before:
## SUBWAY
module SUBWAY(
    clk,
    rst_n,
    in_valid,
    init,
    in0,
    in1,
    in2,
    in3,
    out_valid,
    out
);
make LEC_CHECK=0 CAP_MARGIN=20 CORE_ASPECT_RATIO=1.28 CORE_MARGIN=2 CORE_UTILIZATION=40 GPL_ROUTABILITY_DRIVEN=0 HOLD_SLACK_MARGIN=-0.04 SLEW_MARGIN=20 finish   # period 2.5 ns
run.sh (not shown) runs the stock make flow with config.mk's settings and CLKGATE_MAP_FILE=.
before finished every step from synthesis to the final layout, and the layout passed the timing, DRC and antenna checks.
Inputs modified between before and after:
- putting CELL_PAD_IN_SITES_DETAIL_PLACEMENT at 1 where nothing was set
- swapping 1.28 for 1.96 in CORE_ASPECT_RATIO
- putting CTS_CLUSTER_SIZE at 98 where nothing was set
- swapping 40 for 42 in CORE_UTILIZATION
- putting CTS_CLUSTER_DIAMETER at 239 where nothing was set
- putting TNS_END_PERCENT at 10 where nothing was set
- putting PLACE_DENSITY at 0.64 where nothing was set
- clearing GPL_ROUTABILITY_DRIVEN, which used to be 0
- clearing HOLD_SLACK_MARGIN, which used to be -0.04
- putting SETUP_SLACK_MARGIN at 0.15 where nothing was set
==> results <==
What the final checks of after revealed, after a flow that finished every stage, was a layout that fails on negative setup slack. Compared with before, after shows number of global-route vias before repair that has gone up by more than 10%. cur_pos[1]$_DFF_PN0_ as the beginning of the critical path was reported by after, and cur_pos[0]$_DFF_PN0_ by before. Going from before to after, the global-route wire length before repair was found to have gone up by about 22%. Number of ports placed on the die boundary: before vs after identical. Going from before to after, via count went up; layout overhead on the synthesized area has increased; number of instances in the placed design moved down; global routing usage on met2 has increased; flip-flop and latch share of the layout cell area saw a decrease. before → after: critical path arrival grew by 330 ps; utilization shows an increase of 2.9 points.


nickel:
SUBWAY again, from the RTL that the note above started with.
==> flow/config.mk <==
export PLATFORM = sky130hd
export DESIGN_NAME = SUBWAY
export DESIGN_NICKNAME = SUBWAY
export VERILOG_FILES = /design/flow/design.v
export SDC_FILE = /design/flow/constraint.sdc
export NUM_CORES = 4
export LEC_CHECK = 0
export CAP_MARGIN = 20
export CORE_MARGIN = 2
export CORE_UTILIZATION = 72
export CTS_CLUSTER_DIAMETER = 201
export CTS_CLUSTER_SIZE = 14
export PLACE_DENSITY_LB_ADDON = 0.07
export SETUP_SLACK_MARGIN = 0.57
export SLEW_MARGIN = 20
==> flow/constraint.sdc <==
create_clock -name core_clock -period 1.98 [get_ports {clk}]
set_input_delay 0.3960 -clock core_clock [delete_from_list [all_inputs] [get_ports {clk}]]
set_output_delay 0.3960 -clock core_clock [all_outputs]
set_load 0.01 [all_outputs]
global routing (5_1_grt): nickel exited with error
Setup changes, nickel to lagoon
Settings: a deleted CTS_CLUSTER_DIAMETER that had been 201; a deleted CTS_CLUSTER_SIZE that had been 14; a deleted PLACE_DENSITY_LB_ADDON that had been 0.07; a change of CORE_UTILIZATION from 72 to 40; a deleted SETUP_SLACK_MARGIN that had been 0.57; a change of the clock period (ns, I/O delays scaled along) from 1.98 to 2.32.
Results
- lagoon did not stop at any stage, and its layout met the timing, DRC and antenna checks.
- Against nickel, worst setup slack after placement in lagoon came out better.
- [compare] base=nickel new=lagoon: vertical die dimension increased by 34 um relative to the old numbers; post-detailed-placement half-perimeter wirelength decreased by about 8% relative to the old numbers; number of gates resized after cts decreased by 125 relative to the old numbers.
For indigo, these inputs were changed with respect to lagoon:
Settings: putting SETUP_SLACK_MARGIN at 0.65 where nothing was set.
### Flow results
Going from lagoon to indigo, final cell count increased 9; final critical-path setup slack rose by 45 ps; utilization rose by 0.77 points.


Starting RTL as in the previous note.
## SUBWAY
module SUBWAY(
    clk,
    rst_n,
    in_valid,
    init,
    in0,
    in1,
    in2,
    in3,
    out_valid,
    out
);
input clk, rst_n;
input in_valid;
input [1:0] init;
input [1:0] in0, in1, in2, in3; 
output reg       out_valid;
output reg [1:0] out;
parameter s_idle = 2'd0;
parameter s_input = 2'd1;
parameter s_cul = 2'd2;
parameter s_output = 2'd3;
genvar NN;
genvar MM;
integer i;
integer j;
parameter IDX = 9;
reg [1:0]current_state;
reg [1:0]next_state;
reg [1:0]init_pos;
reg [5:0]cnt;
reg [1:0]is_road;
reg [1:0] reg_dif;
reg [1:0]move;
wire UorD;
reg reg_UorD;
wire [1:0]dif1;
wire [1:0]dif2;
wire [1:0]dif;
reg [1:0] next_dif;
reg [1:0]next_pos;
reg [1:0]cur_pos;
reg [1:0] next_step[2:0];
wire [1:0]in_wire[3:0];
reg [1:0]in_a[IDX:0];
reg [1:0]in_b[IDX:0];
reg [1:0]in_c[IDX:0];
reg [1:0]in_d[IDX:0];
reg [1:0]out_pipe[54:0];
reg [1:0]road;
always@(posedge clk or negedge rst_n)begin
  ...
==> flow/config.mk <==
export PLATFORM = sky130hd
export DESIGN_NAME = SUBWAY
export DESIGN_NICKNAME = SUBWAY
export VERILOG_FILES = /design/flow/design.v
export SDC_FILE = /design/flow/constraint.sdc
export NUM_CORES = 4
export LEC_CHECK = 0
export ABC_AREA = 1
export CAP_MARGIN = 35
export CELL_PAD_IN_SITES_DETAIL_PLACEMENT = 2
export CORE_ASPECT_RATIO = 0.91
export CORE_MARGIN = 7
export CORE_UTILIZATION = 21
export CTS_CLUSTER_DIAMETER = 51
export CTS_CLUSTER_SIZE = 30
export MAX_ROUTING_LAYER = met5
export MIN_ROUTING_LAYER = met2
export SETUP_SLACK_MARGIN = -0.03
export SLEW_MARGIN = 10
export TNS_END_PERCENT = 50
==> flow/constraint.sdc <==
create_clock -name core_clock -period 1.78 [get_ports {clk}]
set_input_delay 0.3560 -clock core_clock [delete_from_list [all_inputs] [get_ports {clk}]]
set_output_delay 0.3560 -clock core_clock [all_outputs]
set_load 0.01 [all_outputs]
The baseline finished but fails on negative setup slack.
Next try:
==> flow/config.mk (replaced) <==
export PLATFORM = sky130hd
export DESIGN_NAME = SUBWAY
export DESIGN_NICKNAME = SUBWAY
export VERILOG_FILES = /design/flow/design.v
export SDC_FILE = /design/flow/constraint.sdc
export NUM_CORES = 4
export LEC_CHECK = 0
export ABC_AREA = 1
export CAP_MARGIN = 35
export CORE_ASPECT_RATIO = 0.91
export CORE_MARGIN = 2
export CORE_UTILIZATION = 72
export CTS_CLUSTER_DIAMETER = 51
export CTS_CLUSTER_SIZE = 72
export HOLD_SLACK_MARGIN = -0.01
export MAX_ROUTING_LAYER = met5
export PLACE_DENSITY = 0.42
export SETUP_SLACK_MARGIN = -0.03
export SLEW_MARGIN = 20
export TNS_END_PERCENT = 50
What happened: The new run produced a layout that fails on negative setup slack. Combinational power decreases by 7.1%. Sequential share of layout area climbs by 3.4 points. Synthesized area does not change. Setup slack improved by 0.0073 ns. Routed wire length drops by 21%.
Power and IR drop assume default switching activity.
